== v25 ==
## myCPU
module myCPU (
    input  wire         cpu_rst,
    input  wire         cpu_clk,
    output wire [13:0]  inst_addr,
    input  wire [31:0]  inst,
    output wire [31:0]  Bus_addr,
    input  wire [31:0]  Bus_rdata,
    output wire         Bus_wen,
    output wire [31:0]  Bus_wdata
);
Size: about 1500 flip-flops, ~83000 um^2 of cells after synthesis.
Settings: LEC_CHECK=0, ABC_AREA=1, CAP_MARGIN=20, CELL_PAD_IN_SITES_DETAIL_PLACEMENT=0, CELL_PAD_IN_SITES_GLOBAL_PLACEMENT=3, CORE_ASPECT_RATIO=0.92, CORE_MARGIN=7, CORE_UTILIZATION=70, CTS_CLUSTER_DIAMETER=73, CTS_CLUSTER_SIZE=72, GPL_ROUTABILITY_DRIVEN=1, PLACE_DENSITY_LB_ADDON=0.11, SETUP_SLACK_MARGIN=1.08, SLEW_MARGIN=20; clock period 3.83 ns.
run.sh (not shown) runs the stock make flow with config.mk's settings and CLKGATE_MAP_FILE=.
v25 is listed as incomplete: the tool reported an error in global placement without I/O and the run ended there.
Setup changes, v25 to v39
Settings: changing CELL_PAD_IN_SITES_GLOBAL_PLACEMENT from 3 to 0; changing CORE_UTILIZATION from 70 to 60; changing PLACE_DENSITY_LB_ADDON from 0.11 to 0.04; changing CORE_ASPECT_RATIO from 0.92 to 0.91; changing CORE_MARGIN from 7 to 2; removing CTS_CLUSTER_SIZE (formerly 72); removing ABC_AREA (formerly 1); changing the clock period (ns, I/O delays scaled along) from 3.83 to 6.85.
Results
v39: all stages done; final checks FAILED (negative setup slack). [compare] base=v25 new=v39: synthesized area per cell increased by about 65% relative to the old numbers; number of placement rows rose 5.8%. v39 vs. v25: die width went up by 14 um. Side by side, simple-gate share of the synthesized area turned out lower in v39 than in v25. Compared with v25, in v39 synthesized netlist cell count -3950; post-synthesis share of cell area spent on full adders, half adders and majority gates ~0 delta; total standard cell area after synthesis -3.6%; AND-OR/OR-AND share of the synthesized area -15 points. v39 against v25: cell count listed in synth_stat.txt shows a reduction of about 40%, die area shows an increase of 7900 um^2.
## Diff of input files: v3 against v39
Settings: SETUP_SLACK_MARGIN changed from 1.08 to -0.26; CORE_UTILIZATION changed from 60 to 70; CTS_CLUSTER_DIAMETER changed from 73 to 239; PLACE_DENSITY_LB_ADDON changed from 0.04 to 0.01; CTS_CLUSTER_SIZE newly set to 14; the clock period (ns, I/O delays scaled along) changed from 6.85 to 6.17.
==> results <==
v3: it failed with a tool error in global routing, so there are no final results. Per the comparison of v3 with v39, core outline area lower, instance area after placement shows no meaningful change, die size now sits lower, number of resized instances in the post-cts repair step climbed 16, H-tree level count fell by 1. Taking v39 as the reference, in v3 post-CTS setup-driven buffer insertion count fell by 2, TritonCTS buffer count fell by 37, part of the Yosys area used for sequential elements stayed essentially flat, minimum setup slack after placement fell by 0.71 ns.
Edits applied to the flow inputs when going from v3 to v19:
Settings: SETUP_SLACK_MARGIN no longer set, was -0.26; CTS_CLUSTER_DIAMETER no longer set, was 239; CORE_ASPECT_RATIO no longer set, was 0.91; CTS_CLUSTER_SIZE no longer set, was 14; CELL_PAD_IN_SITES_GLOBAL_PLACEMENT no longer set, was 0; CORE_UTILIZATION now 40, was 70; CELL_PAD_IN_SITES_DETAIL_PLACEMENT no longer set, was 0; PLACE_DENSITY_LB_ADDON no longer set, was 0.01; GPL_ROUTABILITY_DRIVEN no longer set, was 1; the clock period (ns, I/O delays scaled along) now 8.31, was 6.17.
==> comparison <==
v19 finished all stages; the layout is clean.
When v19 is set beside v3, its post-CTS repair timing setup buffer count turns out to be 15 smaller.
Area of the die (v3 / v19): 0.57
Adder-cell area share of the yosys netlist: v3 vs v19 — no meaningful difference
For v6, these inputs were changed with respect to v19:
Settings: putting CTS_CLUSTER_SIZE at 37 where nothing was set; swapping 20 for 10 in CAP_MARGIN; swapping 40 for 70 in CORE_UTILIZATION; putting HOLD_SLACK_MARGIN at 0.29 where nothing was set; swapping 8.31 for 5.78 in the clock period (ns, I/O delays scaled along).
==> comparison <==
- Post-synthesis average cell area came out exactly the same in v19 and v6.
- Status(v6) = ERROR, stage = global routing
- [compare] base=v19 new=v6: synthesized area has remained practically unchanged; die size has decreased; final estimated routing congestion in global placement has increased.
- Summary: with v19 as the reference, instance count after placement with tap cells included in v6 moved down by more than 10%.
- v6 -> v19: area reported by Yosys stat delta 0, exact match
Input-level comparison between v23 and v6:
Settings: clearing HOLD_SLACK_MARGIN, which used to be 0.29; clearing CTS_CLUSTER_SIZE, which used to be 37; swapping 70 for 40 in CORE_UTILIZATION; swapping 10 for 20 in CAP_MARGIN; swapping 5.78 for 8.52 in the clock period (ns, I/O delays scaled along).
Results
v23 completed every stage of the flow, and the final layout passed the timing, DRC and antenna checks.
Placed wire-length estimate after detailed placement (v23 over v6): decrease, about 3.4%
From v23 to v6, post-synthesis instance area did not move at all.
Compared with v6, in v23 post-cts sizing count went down by 158; post-placement cell count went up by about 11%; die boundary height went up by about 30%.
Re area reported by Yosys stat: no difference whatsoever between v6 and v23.
Comparing v23 and v6, the higher total placed instance area was measured on v6.
Looking at clock buffer count from CTS across v23 and v6, the one that comes out higher is v23.
Compared with v6, v23 shows pre-placement core utilization lower by 30 points.
Between v23 and v6, it is v23 whose worst-case setup slack after placement is higher, by 1.82 ns.

Setup of wip/violet:
myCPU again, from the RTL that the note above started with.
==> flow/config.mk <==
export PLATFORM = sky130hd
export DESIGN_NAME = myCPU
export DESIGN_NICKNAME = myCPU
export VERILOG_FILES = /design/flow/design.v
export SDC_FILE = /design/flow/constraint.sdc
export NUM_CORES = 4
export LEC_CHECK = 0
export ABC_AREA = 0
export CAP_MARGIN = 5
export CORE_ASPECT_RATIO = 0.63
export CORE_MARGIN = 2
export CORE_UTILIZATION = 53
export CTS_CLUSTER_SIZE = 56
export GPL_TIMING_DRIVEN = 1
export MAX_ROUTING_LAYER = met5
export MIN_ROUTING_LAYER = met2
export SLEW_MARGIN = 20
export TNS_END_PERCENT = 10
==> flow/constraint.sdc <==
create_clock -name core_clock -period 5.81 [get_ports {cpu_clk}]
set_input_delay 1.1620 -clock core_clock [delete_from_list [all_inputs] [get_ports {cpu_clk}]]
set_output_delay 1.1620 -clock core_clock [all_outputs]
set_load 0.01 [all_outputs]
Status(wip/violet) = ERROR, stage = global routing
### wip/violet -> wip/harbor
Settings: putting PLACE_DENSITY at 0.58 where nothing was set; swapping 20 for 40 in SLEW_MARGIN; swapping 5 for 20 in CAP_MARGIN; swapping 10 for 45 in TNS_END_PERCENT; clearing GPL_TIMING_DRIVEN, which used to be 1; clearing CORE_ASPECT_RATIO, which used to be 0.63; clearing MAX_ROUTING_LAYER, which used to be met5; putting SETUP_SLACK_MARGIN at 1.17 where nothing was set; clearing ABC_AREA, which used to be 0; clearing CTS_CLUSTER_SIZE, which used to be 56; swapping 53 for 72 in CORE_UTILIZATION; putting GPL_ROUTABILITY_DRIVEN at 1 where nothing was set; swapping 5.81 for 5.12 in the clock period (ns, I/O delays scaled along).
Notes after the runs:
In the reports for wip/violet and wip/harbor, the larger height of the chip belongs to wip/harbor. wip/harbor: total number of placement rows is 10 higher than what wip/violet reported. wip/harbor: width of the chip 160 um below wip/violet. wip/harbor ends up with a worst setup slack after placement that is 0.37 ns lower than in wip/violet. Reported for wip/violet and wip/harbor, synthesized-area fraction occupied by ao, oa, aoi and oai cells turned out identical to the last digit. Max placed instance area across wip/violet and wip/harbor: wip/violet. Summary of the comparison: post-DP HPWL is lower in wip/harbor, relative to wip/violet. Diff wip/harbor..wip/violet | number of standard cells after synthesis | unchanged. Placeable core area, wip/harbor vs wip/violet: down by more than a quarter. global routing: wip/harbor exited with error.
Inputs modified between wip/harbor and wip/cedar:
Settings: removing SETUP_SLACK_MARGIN (formerly 1.17); removing PLACE_DENSITY (formerly 0.58); changing SLEW_MARGIN from 40 to 20; changing CORE_UTILIZATION from 72 to 51; removing GPL_ROUTABILITY_DRIVEN (formerly 1); setting PLACE_DENSITY_LB_ADDON to 0.2 for the first time; removing TNS_END_PERCENT (formerly 45); setting CTS_CLUSTER_DIAMETER to 375 for the first time; setting CELL_PAD_IN_SITES_GLOBAL_PLACEMENT to 3 for the first time; setting CORE_ASPECT_RATIO to 0.93 for the first time; changing CAP_MARGIN from 20 to 35; removing MIN_ROUTING_LAYER (formerly met2); changing the clock period (ns, I/O delays scaled along) from 5.12 to 11.0.
==> results <==
- Comparing wip/cedar against wip/harbor, there is no change at all in post-synth design cell area.
- wip/cedar ends up with a weighted congestion at the end of routability-driven global placement that is about 23% lower than in wip/harbor.
- Compared with wip/harbor, wip/cedar shows a lower count of instances resized after the clock tree is built.
- The die used by wip/cedar is larger than the one used by wip/harbor.
- wip/harbor → wip/cedar: row count saw an increase; TritonCTS buffer count rose by 8.
- Between wip/harbor and wip/cedar, the y dimension of the die is higher for wip/cedar.
- Standard cell area after detailed placement in wip/cedar vs wip/harbor: down about 4%
- Reported for wip/harbor and wip/cedar, proportion of register bits with asynchronous set or reset after synthesis turned out identical to the last digit.
- wip/cedar: full flow OK, the timing, DRC and antenna checks passed
The inputs of wip/lagoon differ from those of wip/cedar as listed below.
Settings: CORE_UTILIZATION now 72, was 51; SLEW_MARGIN now 40, was 20; PLACE_DENSITY_LB_ADDON now 0.01, was 0.2; CAP_MARGIN now 20, was 35; CTS_CLUSTER_SIZE now 14, previously not set; CORE_ASPECT_RATIO no longer set, was 0.93; CELL_PAD_IN_SITES_GLOBAL_PLACEMENT no longer set, was 3; ABC_AREA now 0, previously not set; SETUP_SLACK_MARGIN now 1.41, previously not set; CTS_CLUSTER_DIAMETER now 364, was 375; the clock period (ns, I/O delays scaled along) now 4.78, was 11.0.
==> comparison <==
Run status, wip/lagoon: aborted in global routing, error GRT-0116. Taking wip/cedar as 1.0, wip/lagoon lands at 0.871 on row count. Yosys-reported design area after synthesis essentially unchanged between wip/lagoon and wip/cedar. Diff wip/cedar -> wip/lagoon: starting density of the core increased by 21 points relative to the old numbers, CTS H-tree depth down 1.
Input-level comparison between wip/raven and wip/lagoon:
Settings: swapping 14 for 98 in CTS_CLUSTER_SIZE; clearing CTS_CLUSTER_DIAMETER, which used to be 364; clearing SETUP_SLACK_MARGIN, which used to be 1.41; swapping 72 for 60 in CORE_UTILIZATION; clearing PLACE_DENSITY_LB_ADDON, which used to be 0.01; swapping 40 for 20 in SLEW_MARGIN; clearing ABC_AREA, which used to be 0; swapping 4.78 for 4.88 in the clock period (ns, I/O delays scaled along).
--- outcome ---
Looking at the logs for wip/lagoon and wip/raven, the single run that did not finish was wip/lagoon.
[flow] wip/raven | stages: complete | final checks: fail | reason: setup timing
Status: wip/lagoon FAILED at global routing (tool error)
Taking wip/lagoon as the reference, in wip/raven placed standard-cell area has increased; number of distinct library cell variants in the gate-level netlist after synthesis now sits at about the same level; number of rows created at floorplan higher; floorplan utilization has decreased.
> inputs changed (wip/raven -> wip/amber)
Settings: a deleted CTS_CLUSTER_SIZE that had been 98; a change of CORE_UTILIZATION from 60 to 64; an added SETUP_SLACK_MARGIN of 1.76; a change of the clock period (ns, I/O delays scaled along) from 4.88 to 6.06.
Findings:
The higher routing usage on met2 of wip/amber and wip/raven is in wip/amber. When wip/amber is set beside wip/raven, its initial cell density of the core turns out to be 3.9 points larger. Worst slew margin relative to its limit: higher on wip/raven. For the power after layout, wip/amber came in about 22% lower than wip/raven did. Summary of wip/amber over wip/raven: critical path data arrival time decreased by 0.02 ns relative to the old numbers, measured slew at the worst slew-check pin higher, worst setup slack after layout shows an increase of 1.14 ns, routed metal-1 wire length went down. wip/amber finished all stages; however, its layout fails the closing checks, the failures being setup timing.
Power and IR drop assume default switching activity.
